Setup of v39:
==> flow/design.v (excerpt) <==
module Dmac_Top (
    input  logic        clk,
    input  logic        rst,
    input  logic        write,
    input  logic        HSel,
    input  logic [1:0]  STrans,
    input  logic [31:0] HWData,
    input  logic [31:0] HAddr,
    input  logic [31:0] MRData,
    input  logic        HReady,
    input  logic [1:0]  M_HResp,
    output logic HReadyOut,
    output logic [1:0] S_HResp,
    input  logic [1:0]  DmacReq,      
    input  logic        Bus_Grant,   
    output logic [31:0] MAddress,
    output logic [31:0] MWData,
    output logic [3:0]  MBurst_Size,
    output logic        MWrite,
    output logic [1:0]  MTrans,
    output logic [3:0]  MWStrb,
    output logic        Bus_Req,
    output logic        Interrupt,
    output logic [1:0]  ReqAck
);
For scale: ~4300 cells after synthesis, about 1400 flip-flops.
make LEC_CHECK=0 CAP_MARGIN=0 CELL_PAD_IN_SITES_DETAIL_PLACEMENT=2 CORE_ASPECT_RATIO=0.66 CORE_MARGIN=2 CORE_UTILIZATION=60 CTS_CLUSTER_DIAMETER=183 CTS_CLUSTER_SIZE=97 GPL_ROUTABILITY_DRIVEN=0 GPL_TIMING_DRIVEN=0 MAX_ROUTING_LAYER=met4 PLACE_DENSITY=0.43 SLEW_MARGIN=20 TNS_END_PERCENT=80 finish   # period 10.0 ns
run.sh (not shown) runs the stock make flow with config.mk's settings and CLKGATE_MAP_FILE=.
detailed placement: v39 exited with error
Input changes introduced in v15 (baseline for comparison: v39):
- CELL_PAD_IN_SITES_DETAIL_PLACEMENT: 2 -> unset
- CTS_CLUSTER_DIAMETER: 183 -> unset
- TNS_END_PERCENT: 80 -> unset
- CAP_MARGIN: 0 -> 20
- PLACE_DENSITY: 0.43 -> 0.6
- GPL_ROUTABILITY_DRIVEN: 0 -> unset
- MAX_ROUTING_LAYER: met4 -> unset
- GPL_TIMING_DRIVEN: 0 -> unset
- CORE_UTILIZATION: 60 -> 57
- CORE_ASPECT_RATIO: 0.66 -> unset
- CTS_CLUSTER_SIZE: 97 -> unset
- the clock period (ns, I/O delays scaled along): 10.0 -> 5.59
Findings:
- When v15 is measured against v39, its chip width turns out about 16% lower.
- The port buffer count in v15 was higher than what v39 gave.
- Both conditions hold for v15: the flow ran to the end and the final layout passed the timing, design-rule and antenna checks.
- In the flow results for v15 and v39, the core area is smaller on v39.
What v17 does differently from v15 at the input level:
- swapping 57 for 26 in CORE_UTILIZATION
- swapping 5.59 for 14.6 in the clock period (ns, I/O delays scaled along)
## What came out
The final layout from v17, which completed every stage, passed the timing, design-rule and antenna checks at the end of the flow. Between v17 and v15, it is v17 whose final total power is lower, by 62%. Note that the area of the chip recorded for v17 amounts to 2.2 times the value seen in v15. On v17: post-detailed-routing wire length is 4200 um higher than what v15 gave. When v17 is measured against v15, its post-detailed-placement cell area turns out 1400 sq um higher. v17: sequential share of layout area lower than v15. Relative to v15, the vertical extent of the die of v17 is higher by 47%. Summary: with v15 as the reference, TritonCTS buffer count in v17 moved down by a few percent.
For v43, these inputs were changed with respect to v17:
- PLACE_DENSITY no longer set, was 0.6
- CORE_UTILIZATION now 70, was 26
- CTS_CLUSTER_SIZE now 36, previously not set
- the clock period (ns, I/O delays scaled along) now 4.78, was 14.6
## What came out
Against v17, die size in v43 fell by more than half. Compared with v17, in v43 clock distribution power increased by 200% relative to the old numbers; number of vias per cell after detailed routing has increased; total met3 wirelength after detailed routing has increased; placement-stage worst setup slack lower; number of clock-tree buffers in the layout went up by 8. The area overhead of the layout relative to synthesis in v43 sits 1.3 points below the value recorded for v17. In v43 the implementation completed, yet the final layout does not meet the checks, the culprit being setup timing. Compared with v17, v43 shows a overall routing resource usage that is 27 points higher. When v43 is measured against v17, its power turns out 0.018 W higher. On combinational cell fraction of total power, the lower figure sits with v17, not v43.

---

== build 40 ==
Starting RTL as in the previous note.
export LEC_CHECK = 0
export ABC_AREA = 1
export CAP_MARGIN = 20
export CORE_ASPECT_RATIO = 1.41
export CORE_MARGIN = 2
export CORE_UTILIZATION = 72
export CTS_CLUSTER_DIAMETER = 400
export CTS_CLUSTER_SIZE = 11
export PLACE_DENSITY = 0.43
export SLEW_MARGIN = 20
create_clock -name core_clock -period 2.91 [get_ports {clk}]
Build 40 got as far as global routing, where a tool error ended the run.
Inputs modified between build 40 and build 52:
Settings: swapping 0.43 for 0.6 in PLACE_DENSITY; clearing CTS_CLUSTER_SIZE, which used to be 11; swapping 400 for 370 in CTS_CLUSTER_DIAMETER; clearing CORE_ASPECT_RATIO, which used to be 1.41; clearing ABC_AREA, which used to be 1; swapping 2.91 for 4.77 in the clock period (ns, I/O delays scaled along).
Results
- Build 52: all stages done; final checks FAILED (negative setup slack).
- The number of standard-cell rows in the floorplan reported for build 52 is smaller than that of build 40 by about 20%.
- Yosys stat cell total (build 40 / build 52): 1.7
- From build 40 to build 52 the numbers moved as follows: post-synthesis share of cell area spent on and-or and or-and gates now smaller, simple-gate area share of the yosys netlist now smaller.
- Comparing mean area per synthesized cell for build 52 and build 40, the smaller number came from build 40.
- Looking only at count of mapped cells out of synthesis, and setting everything else aside, the lower value of build 52 and build 40 goes to build 52.
- In the flow results for build 52 and build 40, the number of buffers inserted during clock tree synthesis is smaller on build 52.
- Against build 40, final weighted congestion of routability-driven global placement in build 52 fell by more than 10%.
- Build 40 -> build 52: area fraction in full adders, half adders and majority gates flat
- Higher synthesized cell area was reported by build 40, not build 52.
- Diff build 40 -> build 52 | multiplexer area fraction after synthesis | increase of 14 points
> inputs changed (build 52 -> build 46)
Settings: CTS_CLUSTER_DIAMETER removed (was 370); CORE_UTILIZATION changed from 72 to 40; the clock period (ns, I/O delays scaled along) changed from 4.77 to 8.59.
## What came out
Going from build 52 to build 46, setup slack now larger; area overhead of the layout relative to synthesis now sits lower; number of clock sinks neither gained nor lost much; cell area after layout down 0.40%; chip area from the yosys synthesis statistics held steady.
Against build 52, first-iteration detailed-routing DRC count in build 46 fell by more than a quarter.
Build 46 completed end to end with timing, DRC and antenna clean.
Looking at critical-path cell with the highest stage delay, the sky130_fd_sc_hd__or4_4 result is from build 52; the sky130_fd_sc_hd__clkdlybuf4s50_1 one comes from build 46.
Delta (build 46 minus build 52): met3 usage in global routing fell 5.8 points, total area of sequential cells saw little to no change, sequential cell count comparable.
Input changes introduced in build 69 (baseline for comparison: build 46):
Settings: a change of CORE_UTILIZATION from 40 to 42.
==> comparison <==
The run showing the smaller horizontal die dimension is build 69. Build 69 vs build 46: number of detailed-routing iterations run before antenna repair up in build 69. Delta (build 69 minus build 46): layout buffering overhead excluding clock cells essentially unchanged; setup slack after placement lost 240 ps; final worst hold slack moved up. Compare build 69 and build 46 | met1 usage lower: build 46. Going from build 46 to build 69, via count grew slightly. [compare] base=build 46 new=build 69: highest clock rate decreased by 2.6% relative to the old numbers, number of well taps decreased by 128 relative to the old numbers, net switching power decreased by 13 uW relative to the old numbers.

---

Setup of build 86:
Starting RTL as in the previous note.
make LEC_CHECK=0 CAP_MARGIN=40 CELL_PAD_IN_SITES_DETAIL_PLACEMENT=2 CELL_PAD_IN_SITES_GLOBAL_PLACEMENT=2 CORE_ASPECT_RATIO=1.26 CORE_MARGIN=10 CORE_UTILIZATION=40 CTS_CLUSTER_DIAMETER=279 GPL_ROUTABILITY_DRIVEN=0 GPL_TIMING_DRIVEN=1 MAX_ROUTING_LAYER=met4 PLACE_DENSITY_LB_ADDON=0.04 SLEW_MARGIN=15 finish   # period 6.15 ns
Build 86 | stages: all done | timing, DRC, antenna: all pass
--- input diff build 86..build 27 ---
Settings: changing SLEW_MARGIN from 15 to 20; removing CELL_PAD_IN_SITES_GLOBAL_PLACEMENT (formerly 2); removing CELL_PAD_IN_SITES_DETAIL_PLACEMENT (formerly 2); changing CORE_UTILIZATION from 40 to 72; removing PLACE_DENSITY_LB_ADDON (formerly 0.04); removing GPL_TIMING_DRIVEN (formerly 1); setting PLACE_DENSITY to 0.6 for the first time; changing CAP_MARGIN from 40 to 20; removing CORE_ASPECT_RATIO (formerly 1.26); changing CORE_MARGIN from 10 to 2; removing GPL_ROUTABILITY_DRIVEN (formerly 0); removing CTS_CLUSTER_DIAMETER (formerly 279); removing MAX_ROUTING_LAYER (formerly met4); changing the clock period (ns, I/O delays scaled along) from 6.15 to 5.09.
Notes after the runs:
Ran to the end and failed final checks on setup timing: build 27.
Comparing build 27 and build 86, the higher proportion of power drawn by flip-flops and latches was measured on build 27.
Going from build 86 to build 27, number of antenna violations at the first check in global routing grows by 1.
When the final numbers for build 27 and build 86 were put side by side, the number of clock buffers inserted by TritonCTS turned out to be smaller in build 27.
The total area of sequential cells on build 27 is in line with that on build 86.
For the post-layout instance area, build 27 came in about 1.6% lower than build 86 did.
Power (build 86 / build 27): 0.839
Between build 27 and build 86, the final tally of setup violations is lower for build 86.
Global routing usage on met3 in build 27 is 8.8 points higher than in build 86
Delta (build 27 minus build 86): portion of total power attributed to the clock network has decreased, worst endpoint data arrival time has decreased, post-placement worst setup slack has decreased.
Here is what was changed in the inputs of build 96 compared with build 27.
Settings: CORE_ASPECT_RATIO newly set to 0.53; CTS_CLUSTER_SIZE newly set to 48; PLACE_DENSITY changed from 0.6 to 0.65; the clock period (ns, I/O delays scaled along) changed from 5.09 to 6.46.
### Flow results
- Total of plain and repair buffers excluding clock buffers in build 96 vs build 27: down 89
- Build 27 -> build 96: met3 global-route usage flat
- Relative to build 27, build 96 improves placeable core region.
- Row post-cts resize count: build 96 lower / build 27 higher
- Build 96 vs build 27: via count of the first global-routing pass down by a few percent
- Build 96: flow completed, timing, DRC and antenna clean
- [build 96 vs build 27] global-route usage: lower in build 96
- Changes observed in build 96 relative to build 27: final design area excluding fillers fell 3.2%; worst path setup slack after routing rose 0.079 ns.
Changes in build 11 relative to build 96:
Settings: CTS_CLUSTER_DIAMETER: unset -> 397; PLACE_DENSITY: 0.65 -> 0.4; CTS_CLUSTER_SIZE: 48 -> unset; CORE_ASPECT_RATIO: 0.53 -> unset; the clock period (ns, I/O delays scaled along): 6.46 -> 4.84.
Compared to build 96, build 11 has sum of negative setup slack 0.45 ns lower.
Compared with build 96, build 11 shows a number of global-route vias before repair that is 3180 higher.
Compare build 11 and build 96 | worst hold slack after final layout higher: build 96
On first-pass GRT wire length, the lower figure sits with build 96, not build 11.
Summary of build 11 and build 96: one run falls short of a clean finish, namely build 11.
Utilization ended up 2.6 points higher on build 11 than on build 96.
Total power divided by cell area: build 11 > build 96
Sequential standard cell area delta (build 96 -> build 11): insignificant
Build 11 vs. build 96: post-route fraction of the period consumed by the critical path increased by 4.0 points relative to the old numbers; number of sequential cells in the layout closely matched the old numbers.
Between build 11 and build 96, it is build 11 whose setup slack after layout is lower, by 0.20 ns.
What build 67 does differently from build 11 at the input level:
Settings: CTS_CLUSTER_DIAMETER removed (was 397); PLACE_DENSITY changed from 0.4 to 0.6; CORE_UTILIZATION changed from 72 to 44; the clock period (ns, I/O delays scaled along) changed from 4.84 to 5.41.
[summary]
In summary, build 67 completed successfully, with a layout that passed the timing, design-rule and antenna checks.
Where worst setup slack after placement is concerned, build 11 is outperformed by build 67.
Lower full die area was reported by build 11, not build 67.
Build 67 against build 11; core region area is up by more than half.
Number of filler instances in the final layout ended up 190% higher on build 67 than on build 11.
Top fanout value on the critical path: build 11 and build 67 compared, lower one is build 11
Re global-route usage: build 67 is 22 points down on build 11.
diff inputs: build 67 => build 34
Settings: CORE_UTILIZATION now 61, was 44; CTS_CLUSTER_SIZE now 100, previously not set; the clock period (ns, I/O delays scaled along) now 7.7, was 5.41.
[summary]
Sort build 34 and build 67 by met3 track utilization from global routing, ascending, and build 67 comes first.
The critical path data required time reported for build 34 is greater than that of build 67 by 1.83 ns.
Build 34 against build 67: area overhead of the layout relative to synthesis -3.5 points, number of cells upsized or downsized after cts -34, maximum number of pins on one net before global-route repair -14, switching power summed over all nets -1.7 mW, total routed wirelength -13000 µm.
Total number of placement rows, build 34 and build 67, lower one = build 34.
Per the comparison of build 34 with build 67, global-route usage higher, slew at the pin closest to its max-slew limit went up 0.013 ns.

---

== job 4200 ==
Dmac_Top again, from the RTL that the note above started with.
make LEC_CHECK=0 CAP_MARGIN=20 CELL_PAD_IN_SITES_GLOBAL_PLACEMENT=3 CORE_MARGIN=10 CORE_UTILIZATION=40 CTS_CLUSTER_DIAMETER=392 GPL_ROUTABILITY_DRIVEN=0 GPL_TIMING_DRIVEN=0 HOLD_SLACK_MARGIN=-0.02 MAX_ROUTING_LAYER=met4 PLACE_DENSITY_LB_ADDON=0.18 SLEW_MARGIN=20 finish   # period 8.44 ns
Job 4200 finished all stages; the layout is clean.
What job 2971 does differently from job 4200 at the input level:
--- a/flow/config.mk
+++ b/flow/config.mk
@@ -7,4 +7,6 @@
 export LEC_CHECK = 0
-export CAP_MARGIN = 20
+export CAP_MARGIN = 40
+export CELL_PAD_IN_SITES_DETAIL_PLACEMENT = 2
 export CELL_PAD_IN_SITES_GLOBAL_PLACEMENT = 3
+export CORE_ASPECT_RATIO = 1.26
 export CORE_MARGIN = 10
@@ -13,6 +15,5 @@
 export GPL_ROUTABILITY_DRIVEN = 0
-export GPL_TIMING_DRIVEN = 0
-export HOLD_SLACK_MARGIN = -0.02
+export GPL_TIMING_DRIVEN = 1
 export MAX_ROUTING_LAYER = met4
-export PLACE_DENSITY_LB_ADDON = 0.18
-export SLEW_MARGIN = 20
+export PLACE_DENSITY_LB_ADDON = 0.04
+export SLEW_MARGIN = 15
==> flow/constraint.sdc <==
create_clock -name core_clock -period 6.15 [get_ports {clk}]
set_input_delay 1.2300 -clock core_clock [delete_from_list [all_inputs] [get_ports {clk}]]
set_output_delay 1.2300 -clock core_clock [all_outputs]
set_load 0.01 [all_outputs]
Job 2971 — core utilization 0.36 points lower, job 4200 as reference. Job 2971 reports a higher combined global-route utilization of all metal layers than job 4200 does. [job 2971] relative contribution of the clock network to total power fell 1.1 points relative to job 4200. Of job 2971 and job 4200, it is job 2971 that has the lower buffers plus inverters on the worst setup path. Job 4200 → job 2971: count of cells along the worst register-to-register path higher, cell area lower, sequential cell fraction of total power moved up, met3 track demand over resource closely matched the old numbers. The synthesized area on job 4200 is in line with that on job 2971.
Here is what was changed in the inputs of job 693 compared with job 2971.
==> flow/config.mk <==
export PLATFORM = sky130hd
export DESIGN_NAME = Dmac_Top
export DESIGN_NICKNAME = Dmac_Top
export VERILOG_FILES = /design/flow/design.v
export SDC_FILE = /design/flow/constraint.sdc
export NUM_CORES = 4
export LEC_CHECK = 0
export CAP_MARGIN = 20
export CORE_MARGIN = 2
export CORE_UTILIZATION = 70
export CTS_CLUSTER_SIZE = 48
export MAX_ROUTING_LAYER = met4
export PLACE_DENSITY = 0.65
export SLEW_MARGIN = 20
==> flow/constraint.sdc <==
create_clock -name core_clock -period 6.5 [get_ports {clk}]
set_input_delay 1.3000 -clock core_clock [delete_from_list [all_inputs] [get_ports {clk}]]
set_output_delay 1.3000 -clock core_clock [all_outputs]
set_load 0.01 [all_outputs]
### Flow results
Delta (job 693 minus job 2971): number of well taps decreased by about 44% relative to the old numbers; final area decreased by about 3.7% relative to the old numbers; critical path depth decreased by 1 relative to the old numbers. Job 693 vs job 2971 — wire length dropped 17%.
[inputs] job 1319 vs job 693
--- a/flow/config.mk
+++ b/flow/config.mk
@@ -9,6 +9,4 @@
 export CORE_MARGIN = 2
-export CORE_UTILIZATION = 70
-export CTS_CLUSTER_SIZE = 48
-export MAX_ROUTING_LAYER = met4
-export PLACE_DENSITY = 0.65
+export CORE_UTILIZATION = 40
+export PLACE_DENSITY = 0.6
 export SLEW_MARGIN = 20
==> flow/constraint.sdc <==
create_clock -name core_clock -period 10.1 [get_ports {clk}]
set_input_delay 2.0200 -clock core_clock [delete_from_list [all_inputs] [get_ports {clk}]]
set_output_delay 2.0200 -clock core_clock [all_outputs]
set_load 0.01 [all_outputs]
Results
There was hardly any difference in total congestion overflow after global routing between job 693 and job 1319. Taking job 693 as the reference, in job 1319 setup slack of the most critical reg-to-reg path now sits higher; setup slack now sits higher; sequential power now sits lower; worst stage delay on the critical path now sits higher; total power now sits lower. | via count of the first global-routing pass | higher: job 693 |. Per-cell via count in the routed design: job 1319 vs job 693 down 1.3. Lower layout clock buffer count was reported by job 693, not job 1319.
No activity file was given, so power comes from the tool's default toggle rates.
